==> inputs of wip/umber <==
Design design_5, start of the top module:
module design_5 #(parameter width = 8, parameter cwidth =4)(
  input [width-1:0] OPA, OPB,
  input CLK, RST, CE, MODE, CIN,
  input [1:0] INP_VALID,
  input [cwidth-1:0] CMD,
  output reg [2*width:0] RES,
  output reg OFLOW,
  output reg COUT,
  output reg G,
  output reg L,
  output reg E,
  output reg ERR
);
reg [2*width:0] temp;
reg [2*width:0] next_RES;
reg next_COUT, next_OFLOW, next_G, next_L, next_E, next_ERR;
localparam CMD_ADD = 4'b0000;
localparam CMD_SUB = 4'b0001;
localparam CMD_ADD_CIN = 4'b0010;
localparam CMD_SUB_CIN = 4'b0011;
localparam CMD_EGL = 4'b1000;
localparam CMD_INC_MUL = 4'b1001;
localparam CMD_SHIFT_MUL = 4'b1010;
localparam CMD_SI_UNSI_ADD = 4'b1011;
localparam CMD_SI_UNSI_SUB = 4'b1100;
localparam CMD_INC_A = 4'b0100;
localparam CMD_DEC_A = 4'b0101;
localparam CMD_INC_B = 4'b0110;
localparam CMD_DEC_B = 4'b0111;
localparam CMD_AND = 4'b0000;
localparam CMD_NAND = 4'b0001;
localparam CMD_OR = 4'b0010;
localparam CMD_NOR = 4'b0011;
localparam CMD_XOR = 4'b0100;
localparam CMD_XNOR = 4'b0101;
localparam CMD_ROL_A_B = 4'b1100;
localparam CMD_ROR_A_B = 4'b1101;
localparam CMD_NOT_A = 4'b0110;
localparam CMD_SHR1_A = 4'b1000;
localparam CMD_SHLI_A = 4'b1001;
localparam CMD_NOT_B = 4'b0111;
localparam CMD_SHR1_B = 4'b1010;
localparam CMD_SHL1_B = 4'b1011;
wire [2:0] amount;
assign amount = OPB[2:0];
always@(posedge CLK or posedge RST)
begin
    if(RST)begin
        next_RES <= 'b0;
        next_COUT <= 1'b0;
        next_OFLOW <= 1'b0;
        next_G <= 1'b0;
        next_E <= 1'b0;
        next_L <= 1'b0;
        next_ERR <= 1'b0;
    end
    else if(CE)
    begin
        if(INP_VALID == 2'b00)
        begin
            next_RES <= 'b0;
            next_COUT <= 1'b0;
            next_OFLOW <= 1'b0;
            next_G <= 1'b0;
            next_E <= 1'b0;
            next_L <= 1'b0;
            next_ERR <= 1'b0;
        end
        else if(INP_VALID ==2'b11)
        begin
            next_RES <= 'b0;
            next_COUT <= 1'b0;
            next_OFLOW <= 1'b0;
            next_G <= 1'b0;
            next_E <= 1'b0;
            next_L <= 1'b0;
            next_ERR <= 1'b0;
            if(MODE)begin
                case(CMD)
                    CMD_ADD:
                    begin
  ...
Settings: LEC_CHECK=0, ABC_AREA=1, CAP_MARGIN=20, CORE_MARGIN=2, CORE_UTILIZATION=59, SETUP_SLACK_MARGIN=-0.2, SLEW_MARGIN=20; clock period 4.2 ns.
run.sh (not shown) runs the stock make flow with config.mk's settings and CLKGATE_MAP_FILE=.
==> inputs of wip/delta, as changes to wip/umber <==
- ABC_AREA: 1 -> unset
- CORE_UTILIZATION: 59 -> 65
- CTS_CLUSTER_DIAMETER: unset -> 29
- SETUP_SLACK_MARGIN: -0.2 -> unset
==> flow/constraint.sdc (replaced) <==
create_clock -name core_clock -period 5.63 [get_ports {CLK}]
set_input_delay 1.1260 -clock core_clock [delete_from_list [all_inputs] [get_ports {CLK}]]
set_output_delay 1.1260 -clock core_clock [all_outputs]
set_load 0.01 [all_outputs]
==> qor summary <==
quantity	wip/delta	wip/umber
Cell Count Post-Placement	1797	2220
Average size of a mapped cell	8.06 um^2	6.18 um^2
Compound-gate portion of the synthesized area	21.3%	13.0%
Adders+Majority by Area	27.7%	28.3%
Count of standard-cell rows	48	50
Post-Place Worst Slack	-1.18 ns	-1.83 ns
Run status	stopped before the end	finished with violations
Failing step	5_1_grt	-
Reasons for failing layout checks	-	setup timing
HPWL after detailed placement	36.2 mm	34.7 mm
Post-synth top area share	15.4%	19.4%
Simple-gate portion of the synthesized area	19.6%	34.7%
Postcts setup bufs	25	22
Die width	136 um	141 um
Share of cell area taken by muxes after synthesis	5.41%	0%
Post-CTS resize count	167	202
Chip Area	0.0184 mm^2	0.0199 mm^2
Area of the core region	0.0171 mm^2	0.0186 mm^2
